## north
==> flow/design.v (excerpt) <==
module awstm(
        pps,
        tevt,
        evt,
        rst_n,
        clk
    );
Size in the first run: ~2400 cells after synthesis, about 170 flip-flops, about 67 I/O pins.
clock: 2.52 ns
lec_check: 0
abc_area: 1
cap_margin: 5
cell_pad_in_sites_global_placement: 0
core_aspect_ratio: 0.5
core_margin: 2
core_utilization: 33
cts_cluster_diameter: 250
cts_cluster_size: 99
gpl_timing_driven: 0
min_routing_layer: met1
place_density_lb_addon: 0.07
setup_slack_margin: 0.55
slew_margin: 10
tns_end_percent: 10
run.sh (not shown) runs the stock make flow with config.mk's settings and CLKGATE_MAP_FILE=.
north finished all stages; however, its layout fails the closing checks, the failures being hold timing, setup timing.
Changes in south relative to north:
- CORE_UTILIZATION: 33 -> 70
- TNS_END_PERCENT: 10 -> 5
- SETUP_SLACK_MARGIN: 0.55 -> unset
==> results <==
Complete run, failing final checks: south, reason setup timing. south vs north, worst hold-check path type: reg -> reg vs in -> async. Flip-flop and latch share of the layout cell area is lower on north. Clock share of power delta (north -> south): insignificant. Per the comparison of south with north, maximum frequency shrank by about 5.5%, largest net degree at the start of global routing grew by about 17%, global-route usage grew by 18 points.

awstm again, from the RTL that the note above started with.
clock: 3.99 ns
lec_check: 0
abc_area: 1
cap_margin: 5
cell_pad_in_sites_detail_placement: 1
cell_pad_in_sites_global_placement: 2
core_aspect_ratio: 1.84
core_margin: 2
core_utilization: 63
cts_cluster_size: 36
gpl_routability_driven: 0
gpl_timing_driven: 0
hold_slack_margin: 0.2
min_routing_layer: met2
place_density: 0.6
setup_slack_margin: 0.39
slew_margin: 5
tns_end_percent: 35
The starting point ended with an error in global placement without I/O.
Rerun with:
- ABC_AREA: 1 -> not set
- CAP_MARGIN: 5 -> 20
- CELL_PAD_IN_SITES_DETAIL_PLACEMENT: 1 -> not set
- CELL_PAD_IN_SITES_GLOBAL_PLACEMENT: 2 -> not set
- CORE_ASPECT_RATIO: 1.84 -> not set
- CORE_UTILIZATION: 63 -> 40
- CTS_CLUSTER_SIZE: 36 -> not set
- GPL_ROUTABILITY_DRIVEN: 0 -> not set
- GPL_TIMING_DRIVEN: 0 -> not set
- HOLD_SLACK_MARGIN: 0.2 -> not set
- MIN_ROUTING_LAYER: met2 -> not set
- SETUP_SLACK_MARGIN: 0.39 -> not set
- SLEW_MARGIN: 5 -> 20
- TNS_END_PERCENT: 35 -> not set
- clock period: 3.99 -> 4.27 ns (I/O delays scaled with it)
Result:
- This time the run produced a clean layout
- synthesized cell count came out lower by 33%
- area after synthesis came out lower by 11%
- die area came out higher by 39%
Rerun with:
- ABC_AREA: not set -> 1
- CORE_UTILIZATION: 40 -> 72
- CTS_CLUSTER_DIAMETER: not set -> 30
- CTS_CLUSTER_SIZE: not set -> 16
- SETUP_SLACK_MARGIN: not set -> -0.16
- clock period: 4.27 -> 2.37 ns (I/O delays scaled with it)
After rerunning:
- The new run never finished: it broke off in global routing with GRT-0232
- die size goes down by about 37%
- synthesized area goes up by 12%
- synthesized cell count rose by about 50%
Rerun with:
- ABC_AREA: 1 -> not set
- CORE_UTILIZATION: 72 -> 40
- CTS_CLUSTER_DIAMETER: 30 -> not set
- CTS_CLUSTER_SIZE: 16 -> not set
- SETUP_SLACK_MARGIN: -0.16 -> not set
- clock period: 2.37 -> 6.0 ns (I/O delays scaled with it)
What happened:
- Now the flow went through all stages and came out clean
- synthesized cell count goes down by 33%
- synthesized area drops by 11%
- die size rises by 58%
Rerun with:
- ABC_AREA: not set -> 0
- CAP_MARGIN: 20 -> 5
- CELL_PAD_IN_SITES_DETAIL_PLACEMENT: not set -> 1
- CELL_PAD_IN_SITES_GLOBAL_PLACEMENT: not set -> 2
- CORE_ASPECT_RATIO: not set -> 1.84
- CORE_UTILIZATION: 40 -> 63
- CTS_CLUSTER_SIZE: not set -> 36
- GPL_TIMING_DRIVEN: not set -> 0
- HOLD_SLACK_MARGIN: not set -> 0.2
- MIN_ROUTING_LAYER: not set -> met2
- SETUP_SLACK_MARGIN: not set -> 0.39
- SLEW_MARGIN: 20 -> 5
- TNS_END_PERCENT: not set -> 35
Result: This time the run aborted during global placement without I/O on GPL-0301. Die size falls by 36%. Synthesized area does not change. Synthesized cell count does not change.
Rerun with:
- ABC_AREA: 0 -> 1
- CAP_MARGIN: 5 -> 20
- CELL_PAD_IN_SITES_DETAIL_PLACEMENT: 1 -> not set
- CELL_PAD_IN_SITES_GLOBAL_PLACEMENT: 2 -> not set
- CORE_ASPECT_RATIO: 1.84 -> 1.06
- CORE_UTILIZATION: 63 -> 28
- CTS_CLUSTER_DIAMETER: not set -> 399
- CTS_CLUSTER_SIZE: 36 -> 98
- GPL_TIMING_DRIVEN: 0 -> not set
- HOLD_SLACK_MARGIN: 0.2 -> not set
- MIN_ROUTING_LAYER: met2 -> not set
- PLACE_DENSITY: 0.6 -> not set
- PLACE_DENSITY_LB_ADDON: not set -> 0.29
- SETUP_SLACK_MARGIN: 0.39 -> not set
- SLEW_MARGIN: 5 -> 20
- TNS_END_PERCENT: 35 -> 20
This time the run completed with no timing, DRC or antenna violations.
Synthesized area is higher by roughly a tenth.
Die size is higher by well over a third.
Synthesized cell count came out higher by well over a third.
Power figures rest on the tool's default switching activity, not on a simulated workload.
